Setup of job 5889:
Design ARM, start of the top module:
module ARM(
	input clk, rst,
	output [32 - 1:0] imem_addr,
	input [32 - 1:0] imem_data,
	output [32 - 1:0] dmem_addr,
	output [32 - 1:0] dmem_wdata,
	output dmem_read,
	output dmem_write,
	input [32 - 1:0] dmem_rdata,
	input dmem_ready
);
	wire frwrd_mode = 1'b1;  
	wire freeze, branch_taken, flush;
	wire[32 - 1:0] 	PC_IF, PC_IF_Reg,
								PC_ID, PC_ID_Reg,
								PC_EXE, PC_EXE_Reg,
								PC_MEM, PC_MEM_Reg,
								PC_WB;
	wire [3:0] actual_status_register_out; 
	wire[32 - 1:0] 	Instruction_IF, Instruction_IF_Reg;
	wire hazard;
	assign freeze = hazard;
	wire branch_taken_ID_Reg;
	assign flush = branch_taken_ID_Reg;
	wire branch_taken_EXE;
	assign branch_taken_EXE = branch_taken_ID_Reg;
	wire [32 - 1 : 0] branch_address_EXE;
	wire freeze_MEM;  
	IF_Stage IF_Stage(
		.clk(clk), 
		.rst(rst),
		.freeze(freeze | freeze_MEM), 
		.branch_taken(branch_taken_EXE),
		.branch_addr(branch_address_EXE),
		.PC(PC_IF),
		.instruction(Instruction_IF),
		.imem_addr(imem_addr),
		.imem_data(imem_data)
	);
	IF_Stage_Reg IF_Stage_Reg(
		.clk(clk), 
		.rst(rst),
		.freeze(freeze | freeze_MEM), 
		.flush(flush),
		.PC_in(PC_IF), 
		.instruction_in(Instruction_IF),
        .PC(PC_IF_Reg), 
		.instruction(Instruction_IF_Reg)
	);
	wire mem_read_ID, mem_read_ID_Reg;
	wire mem_write_ID, mem_write_ID_Reg;
	wire wb_enable_ID, wb_enable_ID_Reg;
	wire [4 - 1:0] execute_command_ID, execute_command_ID_Reg;
	wire branch_taken_ID; 
	wire status_write_enable_ID, status_write_enable_ID_Reg;
	wire [32 - 1:0] reg_file_1_ID, reg_file_1_ID_Reg;
	wire [32 - 1:0] reg_file_2_ID, reg_file_2_ID_Reg;
	wire immediate_ID, immediate_ID_Reg;
	wire [23:0] signed_immediate_ID, signed_immediate_ID_Reg;
	wire [12 - 1:0] shift_operand_ID, shift_operand_ID_Reg;
	wire [4 - 1:0] dest_reg_ID, dest_reg_ID_Reg;
	wire [3:0] status_register_ID_Reg, status_register_ID;
	wire two_src_ID;
	wire [4 - 1 : 0] src1_ID, src2_ID;
	wire [4 - 1 : 0] dest_reg_EXE_Reg;
	wire wb_enable_MEM_Reg;
	wire [32 - 1 : 0] wb_value_WB;
	wire [4 - 1 : 0] dest_reg_MEM_Reg;
	ID_Stage ID_Stage(
		.clk(clk), 
		.rst(rst), 
		.PC_in(PC_IF_Reg), 
  ...
Size in the first run: ~900 flip-flops, roughly 170 I/O pins, roughly 59000 um2 of cells after synthesis.
clock: 10.7 ns
lec_check: 0
abc_area: 1
cap_margin: 40
core_aspect_ratio: 0.5
core_margin: 2
core_utilization: 72
cts_cluster_diameter: 348
cts_cluster_size: 98
place_density: 0.36
setup_slack_margin: 3.16
slew_margin: 20
tns_end_percent: 10
run.sh (not shown) runs the stock make flow with config.mk's settings and CLKGATE_MAP_FILE=.
global routing (5_1_grt): job 5889 exited with error
Changes in job 1768 relative to job 5889:
- TNS_END_PERCENT: 10 -> 5
- CTS_CLUSTER_DIAMETER: 348 -> unset
- CORE_ASPECT_RATIO: 0.5 -> unset
- CAP_MARGIN: 40 -> 20
- CORE_UTILIZATION: 72 -> 57
- ABC_AREA: 1 -> unset
- CTS_CLUSTER_SIZE: 98 -> unset
- SETUP_SLACK_MARGIN: 3.16 -> unset
- PLACE_DENSITY: 0.36 -> unset
- the clock period (ns, I/O delays scaled along): 10.7 -> 17.1
### Flow results
The flow completed for job 1768, but it is not clean: the layout still shows negative setup slack. Reported for job 1768 and job 5889, count of state elements after synthesis turned out identical to the last digit. From job 5889 to job 1768 the numbers moved as follows: number of instances in the synthesized netlist -1445, horizontal die dimension saw a decrease, share of synthesized cell area in full adder, half adder and majority cells saw little to no change. From job 5889 to job 1768 the numbers moved as follows: area of the synthesized netlist per yosys stat lower, HPWL after detailed placement higher. In the reports for job 1768 and job 5889, the larger share of cell area taken by muxes after synthesis belongs to job 1768.
What job 7876 does differently from job 1768 at the input level:
- CORE_UTILIZATION: 57 -> 40
- TNS_END_PERCENT: 5 -> unset
- the clock period (ns, I/O delays scaled along): 17.1 -> 24.5
Findings:
Summary of job 1768 and job 7876: one run falls short of a clean finish, namely job 1768. STATUS run=job 1768 STAGES=ALL_DONE FINAL_CHECKS=FAILED CAUSE=negative setup slack. Met2 wirelength from detailed routing (higher): job 7876. Area of all placed cells without fillers shrinks by a few percent when moving from job 1768 to job 7876. In the metrics for job 1768 and job 7876, the one carrying the lower signed area change from the synthesized netlist to the final layout is job 7876. Compared to job 1768, the router laid down more metal wire for job 7876. In job 7876 the wire length of the first global-routing pass turned out 2400 um lower than in job 1768. For the via count, job 7876 came in 5775 lower than job 1768 did. Job 1768 has lower clock share of power than job 7876. Side by side, die size turned out higher in job 7876 than in job 1768.
For job 4883, these inputs were changed with respect to job 7876:
- setting CTS_CLUSTER_SIZE to 72 for the first time
- setting SETUP_SLACK_MARGIN to 3.59 for the first time
- setting PLACE_DENSITY_LB_ADDON to 0.01 for the first time
- setting ABC_AREA to 1 for the first time
- changing CORE_UTILIZATION from 40 to 72
- setting CTS_CLUSTER_DIAMETER to 27 for the first time
- changing the clock period (ns, I/O delays scaled along) from 24.5 to 13.4
Results
Comparing job 7876 and job 4883, core box area is lower on job 4883. Taking job 7876 as the reference point, the post-cts repair resize count of job 4883 rises by 542. Area after synthesis: job 4883 vs job 7876 up about 1.4%. The area fraction in full adders, half adders and majority gates on job 4883 is in line with that on job 7876. Detailed placer's ending HPWL came out lower on job 4883 than on job 7876. Looking at the logs for job 7876 and job 4883, the single run that did not finish was job 4883. Job 4883 got as far as global routing (5_1_grt), where a tool error ended the run. H-tree depth in job 4883 vs job 7876: up 1. Delta (job 4883 minus job 7876): complex-gate fraction of the synthesized area -9.0 points, post-CTS setup buffer count saw an increase. Comparing job 7876 and job 4883, the lower starting utilization of the core area is on job 7876. Reported for job 7876 and job 4883, TritonCTS sink count turned out identical to the last digit.

* * *

## v3
Starting RTL as in the previous note.
clock: 9.65 ns
lec_check: 0
abc_area: 1
cap_margin: 20
core_margin: 2
core_utilization: 72
cts_cluster_diameter: 199
cts_cluster_size: 31
slew_margin: 20
v3: it failed during global routing, and the tool reported GRT-0232.
Relative to v3, the following input files were edited for v52:
- putting TNS_END_PERCENT at 10 where nothing was set
- swapping 199 for 348 in CTS_CLUSTER_DIAMETER
- putting PLACE_DENSITY at 0.36 where nothing was set
- swapping 31 for 98 in CTS_CLUSTER_SIZE
- swapping 9.65 for 10.7 in the clock period (ns, I/O delays scaled along)
==> results <==
On post-place setup slack, the higher figure sits with v52, not v3.
Tool error GRT-0232 stopped v52 during global routing; no final results.
Higher number of buffers inserted to repair setup after CTS among v52 and v3: v52
Re total clock buffers created by CTS: v3 was higher than v52.
Changes observed in v52 relative to v3: number of instances resized during post-cts repair went up by 150, half-perimeter wire length after placement fell by 2.9%, clock sink count held, number of buffers added to fix hold violations after cts barely changed, number of placed I/O pins essentially unchanged.
Summary — depth of the CTS H-tree, v52 relative to v3: lower, by 1.
In v52, placed cell count is lower than in v3.
What v26 does differently from v52 at the input level:
- SETUP_SLACK_MARGIN: unset -> 2.91
- PLACE_DENSITY: 0.36 -> unset
- CORE_UTILIZATION: 72 -> 57
- CTS_CLUSTER_DIAMETER: 348 -> unset
- TNS_END_PERCENT: 10 -> 5
- CTS_CLUSTER_SIZE: 98 -> unset
- the clock period (ns, I/O delays scaled along): 10.7 -> 11.4
Notes after the runs:
Relative to v52, number of buffers added for setup after CTS increased by 109 in v26. [compare] base=v52 new=v26: HPWL after detailed placement now larger; area of the die now larger; number of enable flip-flop cells held steady. FAIL v26 @ global routing: tool exited with error. The global placer's final weighted congestion number comes out lower for v26 vs v52. From v52 to v26, share of synthesized cell area in and-or and or-and compound cells did not move at all. Height of the chip: v26 vs v52 up about 12%. Cell area after placement up about 2.7% in v26 wrt v52.
Relative to v26, the following input files were edited for v22:
- removing TNS_END_PERCENT (formerly 5)
- changing CORE_UTILIZATION from 57 to 50
- removing ABC_AREA (formerly 1)
- changing SETUP_SLACK_MARGIN from 2.91 to 2.86
- changing the clock period (ns, I/O delays scaled along) from 11.4 to 11.0
## What came out
- In the summary table, v22 is marked failed, with error ODB-0269 raised in global routing.
- Mean instance size in the synthesized netlist (v26 / v22): 0.843
- Synthesized cell count went down by more than 10% going from v26 to v22.
- As of v22, synthesized area had fallen slightly compared to v26.
- Of the two candidates, v26 has the better floorplan die area and v22 the worse one.

* * *

ARM again, from the RTL that the note above started with.
Design ARM, start of the top module:
module ARM(
	input clk, rst,
	output [32 - 1:0] imem_addr,
	input [32 - 1:0] imem_data,
	output [32 - 1:0] dmem_addr,
	output [32 - 1:0] dmem_wdata,
	output dmem_read,
	output dmem_write,
	input [32 - 1:0] dmem_rdata,
	input dmem_ready
);
==> flow/config.mk <==
export PLATFORM = sky130hd
export DESIGN_NAME = ARM
export DESIGN_NICKNAME = ARM
export VERILOG_FILES = /design/flow/design.v
export SDC_FILE = /design/flow/constraint.sdc
export NUM_CORES = 4
export LEC_CHECK = 0
export CAP_MARGIN = 20
export CELL_PAD_IN_SITES_GLOBAL_PLACEMENT = 0
export CORE_MARGIN = 2
export CORE_UTILIZATION = 55
export CTS_CLUSTER_DIAMETER = 380
export PLACE_DENSITY_LB_ADDON = 0.1
export SETUP_SLACK_MARGIN = -0.52
export SLEW_MARGIN = 20
export TNS_END_PERCENT = 5
==> flow/constraint.sdc <==
create_clock -name core_clock -period 18.7 [get_ports {clk}]
set_input_delay 3.7400 -clock core_clock [delete_from_list [all_inputs] [get_ports {clk}]]
set_output_delay 3.7400 -clock core_clock [all_outputs]
set_load 0.01 [all_outputs]
The baseline finished but fails on setup timing.
Next try:
- CELL_PAD_IN_SITES_GLOBAL_PLACEMENT: 0 -> unset
- CORE_UTILIZATION: 55 -> 72
- CTS_CLUSTER_DIAMETER: 380 -> unset
- CTS_CLUSTER_SIZE: unset -> 31
- PLACE_DENSITY_LB_ADDON: 0.1 -> unset
- SETUP_SLACK_MARGIN: -0.52 -> unset
- TNS_END_PERCENT: 5 -> unset
- clock period: 18.7 -> 13.9 ns (I/O delays scaled with it)
Result: Now the flow failed in 5_1_grt. Die area shrinks by 23%. Synthesized area is unchanged. Synthesized cell count does not change.

* * *

Starting RTL as in the previous note.
==> flow/design.v (excerpt) <==
module ARM(
	input clk, rst,
	output [32 - 1:0] imem_addr,
	input [32 - 1:0] imem_data,
	output [32 - 1:0] dmem_addr,
	output [32 - 1:0] dmem_wdata,
	output dmem_read,
	output dmem_write,
	input [32 - 1:0] dmem_rdata,
	input dmem_ready
);
	wire frwrd_mode = 1'b1;  
	wire freeze, branch_taken, flush;
	wire[32 - 1:0] 	PC_IF, PC_IF_Reg,
								PC_ID, PC_ID_Reg,
								PC_EXE, PC_EXE_Reg,
								PC_MEM, PC_MEM_Reg,
								PC_WB;
	wire [3:0] actual_status_register_out; 
	wire[32 - 1:0] 	Instruction_IF, Instruction_IF_Reg;
	wire hazard;
	assign freeze = hazard;
	wire branch_taken_ID_Reg;
	assign flush = branch_taken_ID_Reg;
	wire branch_taken_EXE;
	assign branch_taken_EXE = branch_taken_ID_Reg;
	wire [32 - 1 : 0] branch_address_EXE;
	wire freeze_MEM;  
	IF_Stage IF_Stage(
		.clk(clk), 
		.rst(rst),
		.freeze(freeze | freeze_MEM), 
		.branch_taken(branch_taken_EXE),
		.branch_addr(branch_address_EXE),
		.PC(PC_IF),
		.instruction(Instruction_IF),
		.imem_addr(imem_addr),
		.imem_data(imem_data)
	);
	IF_Stage_Reg IF_Stage_Reg(
		.clk(clk), 
		.rst(rst),
		.freeze(freeze | freeze_MEM), 
		.flush(flush),
		.PC_in(PC_IF), 
		.instruction_in(Instruction_IF),
        .PC(PC_IF_Reg), 
		.instruction(Instruction_IF_Reg)
	);
	wire mem_read_ID, mem_read_ID_Reg;
	wire mem_write_ID, mem_write_ID_Reg;
	wire wb_enable_ID, wb_enable_ID_Reg;
	wire [4 - 1:0] execute_command_ID, execute_command_ID_Reg;
	wire branch_taken_ID; 
	wire status_write_enable_ID, status_write_enable_ID_Reg;
  ...
Settings: LEC_CHECK=0, ABC_AREA=0, CAP_MARGIN=5, CELL_PAD_IN_SITES_GLOBAL_PLACEMENT=3, CORE_MARGIN=2, CORE_UTILIZATION=72, CTS_CLUSTER_DIAMETER=235, CTS_CLUSTER_SIZE=68, MAX_ROUTING_LAYER=met4, MIN_ROUTING_LAYER=met1, PLACE_DENSITY_LB_ADDON=0.06, SETUP_SLACK_MARGIN=0.05, SLEW_MARGIN=20, TNS_END_PERCENT=40; clock period 21.1 ns.
The starting point ended with an error in global placement without I/O.
Rerun with:
==> flow/config.mk (replaced) <==
export PLATFORM = sky130hd
export DESIGN_NAME = ARM
export DESIGN_NICKNAME = ARM
export VERILOG_FILES = /design/flow/design.v
export SDC_FILE = /design/flow/constraint.sdc
export NUM_CORES = 4
export LEC_CHECK = 0
export CAP_MARGIN = 20
export CORE_MARGIN = 2
export CORE_UTILIZATION = 53
export SETUP_SLACK_MARGIN = 2.92
export SLEW_MARGIN = 20
export TNS_END_PERCENT = 5
==> flow/constraint.sdc (replaced) <==
create_clock -name core_clock -period 11.0 [get_ports {clk}]
set_input_delay 2.2000 -clock core_clock [delete_from_list [all_inputs] [get_ports {clk}]]
set_output_delay 2.2000 -clock core_clock [all_outputs]
set_load 0.01 [all_outputs]
Outcome: The new run aborted during global routing. Synthesized area is unchanged. Synthesized cell count is unchanged. Die area goes up by 35%.
Rerun with:
--- a/flow/config.mk
+++ b/flow/config.mk
@@ -10,2 +10 @@
-export CORE_UTILIZATION = 53
-export SETUP_SLACK_MARGIN = 2.92
+export CORE_UTILIZATION = 58
==> flow/constraint.sdc (replaced) <==
create_clock -name core_clock -period 13.4 [get_ports {clk}]
set_input_delay 2.6800 -clock core_clock [delete_from_list [all_inputs] [get_ports {clk}]]
set_output_delay 2.6800 -clock core_clock [all_outputs]
set_load 0.01 [all_outputs]
Outcome: The new run ran to the end with violations: setup timing; synthesized cell count does not change; synthesized area stays the same; die area goes down by 8.5%.
Rerun with:
--- a/flow/config.mk
+++ b/flow/config.mk
@@ -10 +10,2 @@
-export CORE_UTILIZATION = 58
+export CORE_UTILIZATION = 50
+export SETUP_SLACK_MARGIN = -1.02
@@ -12 +13 @@
-export TNS_END_PERCENT = 5
+export TNS_END_PERCENT = 40
==> flow/constraint.sdc (replaced) <==
create_clock -name core_clock -period 11.0 [get_ports {clk}]
set_input_delay 2.2000 -clock core_clock [delete_from_list [all_inputs] [get_ports {clk}]]
set_output_delay 2.2000 -clock core_clock [all_outputs]
set_load 0.01 [all_outputs]
- The changed run finished but fails on setup timing
- final area came out higher slightly
- sequential power went up by about a fifth
- register-to-register slack degrades by 1200 ps
- non-clock buffer count rose by 83
- power went up by about a fifth
- hold slack hardly moves
- wire length goes down slightly
No activity file was given, so power comes from the tool's default toggle rates.
